run A:
// mult_unsigned
module mult_unsigned #(
		parameter WIDTHA = 16,
		parameter WIDTHB = 24,
		parameter PIPELINE_DEPTH = 4
)
(
	input clk,rst,
	input [WIDTHA -1 :0] A,
	input [WIDTHB -1 :0] B,
	output [WIDTHA + WIDTHB - 1:0] result
);
clock: 7.07 ns
lec_check: 0
cap_margin: 35
core_margin: 2
core_utilization: 58
cts_cluster_size: 93
hold_slack_margin: 0.11
slew_margin: 20
tns_end_percent: 35
run.sh (not shown) runs the stock make flow with config.mk's settings and CLKGATE_MAP_FILE=.
Run A: all stages complete, timing, DRC and antenna checks passed
Relative to run A, the following input files were edited for run B:
--- a/flow/config.mk
+++ b/flow/config.mk
@@ -6,9 +6,8 @@
 export NUM_CORES = 4
 export LEC_CHECK = 0
-export CAP_MARGIN = 35
+export ABC_AREA = 1
+export CAP_MARGIN = 20
 export CORE_MARGIN = 2
-export CORE_UTILIZATION = 58
-export CTS_CLUSTER_SIZE = 93
-export HOLD_SLACK_MARGIN = 0.11
+export CORE_UTILIZATION = 72
+export PLACE_DENSITY = 0.78
 export SLEW_MARGIN = 20
-export TNS_END_PERCENT = 35
==> flow/constraint.sdc <==
create_clock -name core_clock -period 5.44 [get_ports {clk}]
set_input_delay 1.0880 -clock core_clock [delete_from_list [all_inputs] [get_ports {clk}]]
set_output_delay 1.0880 -clock core_clock [all_outputs]
set_load 0.01 [all_outputs]
Results
In the flow results for run B and run A, the global placer's final weighted congestion is smaller on run A. Re number of distinct library cells after synthesis: run B and run A aren't equal, and the lower value belongs to run B. The mean routed wirelength per cell of run B is higher than that of run A. Run A ran to completion and came out clean on the timing, design-rule and antenna checks. Run B finished every stage; the final checks, however, were not passed, the failures being negative setup slack.
Relative to run B, the following input files were edited for run C:
--- a/flow/config.mk
+++ b/flow/config.mk
@@ -11,3 +11,4 @@
 export CORE_UTILIZATION = 72
 export PLACE_DENSITY = 0.78
+export SETUP_SLACK_MARGIN = -0.46
 export SLEW_MARGIN = 20
==> flow/constraint.sdc <==
create_clock -name core_clock -period 4.73 [get_ports {clk}]
set_input_delay 0.9460 -clock core_clock [delete_from_list [all_inputs] [get_ports {clk}]]
set_output_delay 0.9460 -clock core_clock [all_outputs]
set_load 0.01 [all_outputs]
## What came out
- Run status, run C: aborted in global routing (5_1_grt), error GRT-0232
- Going from run B to run C, number of unique standard cell types used by synthesis about even, number of buffers between clock root and the deepest sink ~0 delta.
- Against run B, run C reports a post-place setup slack that is lower.
- Delta (run C minus run B): mean area per synthesized cell flat, yosys stat chip area ~0 delta, half-perimeter wire length of the detailed placement result climbed 16%, fraction of synthesis flops using an asynchronous set or reset pin barely changed.
- Number of gates resized after CTS is lower on run B
- When the final numbers for run C and run B were put side by side, the global placement routability congestion turned out to be greater in run C.
- Comparing run B with run C, the post-synthesis instance total came out essentially unchanged.
- Placed cell count: run C higher than run B
Inputs modified between run C and run D:
--- a/flow/config.mk
+++ b/flow/config.mk
@@ -6,9 +6,6 @@
 export NUM_CORES = 4
 export LEC_CHECK = 0
-export ABC_AREA = 1
 export CAP_MARGIN = 20
 export CORE_MARGIN = 2
-export CORE_UTILIZATION = 72
-export PLACE_DENSITY = 0.78
-export SETUP_SLACK_MARGIN = -0.46
+export CORE_UTILIZATION = 40
 export SLEW_MARGIN = 20
==> flow/constraint.sdc <==
create_clock -name core_clock -period 8.0 [get_ports {clk}]
set_input_delay 1.6000 -clock core_clock [delete_from_list [all_inputs] [get_ports {clk}]]
set_output_delay 1.6000 -clock core_clock [all_outputs]
set_load 0.01 [all_outputs]
--- outcome ---
- Run C terminated abnormally: global routing (5_1_grt) reported GRT-0232.
- Per the final summary, run D finished and its layout is clean on timing, DRC and antenna.
- Synthesized area in run D vs run C: down about 5%
- Starting utilization of the core area, run C and run D, higher one = run C.
- The die used by run D is larger than the one used by run C.
--- input diff run D..run E ---
--- a/flow/config.mk
+++ b/flow/config.mk
@@ -8,4 +8,4 @@
 export CAP_MARGIN = 20
 export CORE_MARGIN = 2
-export CORE_UTILIZATION = 40
+export CORE_UTILIZATION = 64
 export SLEW_MARGIN = 20
==> flow/constraint.sdc <==
create_clock -name core_clock -period 5.33 [get_ports {clk}]
set_input_delay 1.0660 -clock core_clock [delete_from_list [all_inputs] [get_ports {clk}]]
set_output_delay 1.0660 -clock core_clock [all_outputs]
set_load 0.01 [all_outputs]
Findings:
Run E -> stages 100% | layout checks FAIL | negative setup slack
Number of clock buffers in the layout (higher): run D
Total routed wire length on the met1 layer (higher): run E
Summary of the comparison: clock-cell share of area is lower in run E, relative to run D.
NOTE first-pass GRT wire length run D->run E increased by a few percent
Run E against run D: clock skew stayed essentially flat; register share of the cell area dropped 2.5 points; pin count of the biggest net entering global routing decreased by 34% relative to the old numbers.

========
Setup of run 1:
Starting RTL as in the previous note.
==> flow/design.v (excerpt) <==
module mult_unsigned #(
		parameter WIDTHA = 16,
		parameter WIDTHB = 24,
		parameter PIPELINE_DEPTH = 4
)
(
	input clk,rst,
	input [WIDTHA -1 :0] A,
	input [WIDTHB -1 :0] B,
	output [WIDTHA + WIDTHB - 1:0] result
);
==> flow/config.mk <==
export PLATFORM = sky130hd
export DESIGN_NAME = mult_unsigned
export DESIGN_NICKNAME = mult_unsigned
export VERILOG_FILES = /design/flow/design.v
export SDC_FILE = /design/flow/constraint.sdc
export NUM_CORES = 4
export LEC_CHECK = 0
export CAP_MARGIN = 20
export CORE_MARGIN = 2
export CORE_UTILIZATION = 65
export SLEW_MARGIN = 20
==> flow/constraint.sdc <==
create_clock -name core_clock -period 5.44 [get_ports {clk}]
set_input_delay 1.0880 -clock core_clock [delete_from_list [all_inputs] [get_ports {clk}]]
set_output_delay 1.0880 -clock core_clock [all_outputs]
set_load 0.01 [all_outputs]
In run 1 the implementation completed, yet the final layout does not meet the checks, the culprit being negative setup slack.
> inputs changed (run 1 -> run 2)
- putting MAX_ROUTING_LAYER at met4 where nothing was set
- putting ABC_AREA at 1 where nothing was set
- swapping 65 for 72 in CORE_UTILIZATION
- swapping 5.44 for 4.33 in the clock period (ns, I/O delays scaled along)
Results
- Higher post-synthesis cell count from yosys among run 2 and run 1: run 2
- Run 2 failed in global routing with GRT-0232.
- In the floorplan summary, run 2 is listed with a die area less than that of run 1.
- Cmp run 2 vs run 1: synthesized-area fraction occupied by ao, oa, aoi and oai cells lower in run 2
Inputs modified between run 2 and run 3:
- PLACE_DENSITY_LB_ADDON now 0.28, previously not set
- MAX_ROUTING_LAYER no longer set, was met4
- the clock period (ns, I/O delays scaled along) now 5.33, was 4.33
Results
From the logs: run 3 reached the end of the flow and failed the layout checks with negative setup slack. [compare] base=run 2 new=run 3: chip area estimate from yosys synthesis now sits at about the same level; I/O pin total now sits at about the same level; number of cells upsized or downsized after cts now sits lower; number of post-CTS setup repair buffers now sits lower.

========
Starting RTL as in the previous note.
// mult_unsigned
module mult_unsigned #(
		parameter WIDTHA = 16,
		parameter WIDTHB = 24,
		parameter PIPELINE_DEPTH = 4
)
(
	input clk,rst,
	input [WIDTHA -1 :0] A,
	input [WIDTHB -1 :0] B,
	output [WIDTHA + WIDTHB - 1:0] result
);
Settings: LEC_CHECK=0, CAP_MARGIN=20, CORE_MARGIN=2, CORE_UTILIZATION=72, MAX_ROUTING_LAYER=met4, SLEW_MARGIN=20; clock period 7.4 ns.
Then changed:
CORE_UTILIZATION = 24   (was 72)
MAX_ROUTING_LAYER = unset   (was met4)
clock period = 6.61 ns   (was 7.4 ns; I/O delays follow)
Effect: Wire length grows by 1.5%. Final area is higher by 5.3%. Worst setup slack got worse by 0.44 ns. Critical path depth fell by 1. Global-route usage fell by 22 points.
Then changed:
CAP_MARGIN = 35   (was 20)
CORE_UTILIZATION = 40   (was 24)
HOLD_SLACK_MARGIN = 0.11   (was unset)
clock period = 8.0 ns   (was 6.61 ns; I/O delays follow)
Cell area fell by a few percent.
Maximum frequency went down by a few percent.
Sequential share of layout area increases by 0.74 points.
Core utilization goes up by 18 points.
Routed wire length decreases by a few percent.
Die area is lower by well over a third.
Worst setup slack gets better by 1.2 ns.
Then changed:
CAP_MARGIN = 20   (was 35)
CORE_UTILIZATION = 64   (was 40)
HOLD_SLACK_MARGIN = unset   (was 0.11)
clock period = 4.33 ns   (was 8.0 ns; I/O delays follow)
- The new run finished but failed the layout checks on negative setup slack
- wire length rises by 17%
- global-route usage goes up by 13 points
- sequential cell count is unchanged
- cell count climbs by 0.52%
- synthesized cell count is unchanged
- core utilization is higher by 38 points
- clock-buffer cell count fell by 1
- setup slack got worse by 3.0 ns
- clock skew is higher by 0.0081 ns
- cell area goes up by 14%
Then changed:
CORE_UTILIZATION = 40   (was 64)
clock period = 6.61 ns   (was 4.33 ns; I/O delays follow)
Outcome: This time the run finished clean. Die area grows by well over a third. Non-clock buffer count shrinks by 231. Synthesized area does not change. Worst setup slack gains 1.8 ns. Via count shrinks by roughly a tenth. Clock skew shrinks by 0.0086 ns. Routed wire length shrinks by roughly a tenth. Cell count grows slightly. Clock-buffer cell count grows by 1.
Then changed:
ABC_AREA = 1   (was unset)
CORE_UTILIZATION = 72   (was 40)
TNS_END_PERCENT = 100   (was unset)
clock period = 5.59 ns   (was 6.61 ns; I/O delays follow)
Effect: The changed run produced a clean layout; critical path depth came out higher by 1; via count came out higher by a quarter to a third; die area came out lower by well over a third.

========
Starting RTL as in the previous note.
==> flow/design.v (excerpt) <==
module mult_unsigned #(
		parameter WIDTHA = 16,
		parameter WIDTHB = 24,
		parameter PIPELINE_DEPTH = 4
)
(
	input clk,rst,
	input [WIDTHA -1 :0] A,
	input [WIDTHB -1 :0] B,
	output [WIDTHA + WIDTHB - 1:0] result
);
make LEC_CHECK=0 CAP_MARGIN=20 CELL_PAD_IN_SITES_GLOBAL_PLACEMENT=0 CORE_MARGIN=2 CORE_UTILIZATION=26 CTS_CLUSTER_DIAMETER=341 CTS_CLUSTER_SIZE=95 HOLD_SLACK_MARGIN=-0.07 PLACE_DENSITY=0.89 SLEW_MARGIN=15 TNS_END_PERCENT=20 finish   # period 8.0 ns
The first run completed with no timing, DRC or antenna violations.
Then changed:
Settings changed: CELL_PAD_IN_SITES_GLOBAL_PLACEMENT 0 to 3, CORE_ASPECT_RATIO set to 1.05, CORE_UTILIZATION 26 to 40, CTS_CLUSTER_DIAMETER 341 to not set, CTS_CLUSTER_SIZE 95 to not set, HOLD_SLACK_MARGIN -0.07 to not set, MAX_ROUTING_LAYER set to met4, MIN_ROUTING_LAYER set to met2, PLACE_DENSITY 0.89 to not set, PLACE_DENSITY_LB_ADDON set to 0.13, SLEW_MARGIN 15 to 20, TNS_END_PERCENT 20 to not set.
The new run produced a clean layout.
Core utilization grows by 15 points.
Via count grows by 27%.
Cell area shrinks by 1.9%.
Routed wire length grows by 17%.
Non-clock buffer count shrinks by 2.
Worst setup slack is worse by 0.25 ns.
Hold slack is better by 0.017 ns.
Then changed:
Settings changed: CELL_PAD_IN_SITES_GLOBAL_PLACEMENT 3 to 1, CORE_ASPECT_RATIO 1.05 to not set, CORE_UTILIZATION 40 to 26, CTS_CLUSTER_DIAMETER set to 341, CTS_CLUSTER_SIZE set to 95, HOLD_SLACK_MARGIN set to -0.07, MAX_ROUTING_LAYER met4 to not set, MIN_ROUTING_LAYER met2 to not set, PLACE_DENSITY set to 0.89, PLACE_DENSITY_LB_ADDON 0.13 to not set, TNS_END_PERCENT set to 20.
=> Setup slack gains 0.26 ns. Routed wire length fell by 13%. Cell count increases by 14%.
Then changed:
Settings changed: CORE_UTILIZATION 26 to 40, CTS_CLUSTER_SIZE 95 to 99, PLACE_DENSITY 0.89 to not set, SETUP_SLACK_MARGIN set to 1.06, TNS_END_PERCENT 20 to not set.
- cell area shrinks slightly
- critical path depth drops by 3
- utilization is higher by 16 points
Then changed:
Settings changed: CELL_PAD_IN_SITES_GLOBAL_PLACEMENT 1 to 3, CORE_ASPECT_RATIO set to 1.05, CTS_CLUSTER_DIAMETER 341 to 314, CTS_CLUSTER_SIZE 99 to not set, GPL_TIMING_DRIVEN set to 0, HOLD_SLACK_MARGIN -0.07 to not set, MAX_ROUTING_LAYER set to met4, MIN_ROUTING_LAYER set to met2, PLACE_DENSITY_LB_ADDON set to 0.13, SETUP_SLACK_MARGIN 1.06 to not set, SLEW_MARGIN 20 to 15.
The changed run finished clean; cell area climbs by about 1.3%; first-iteration DRC count climbs to 4.5 times its value; non-clock buffer count climbs by 60; clock-buffer cell count drops by 3.
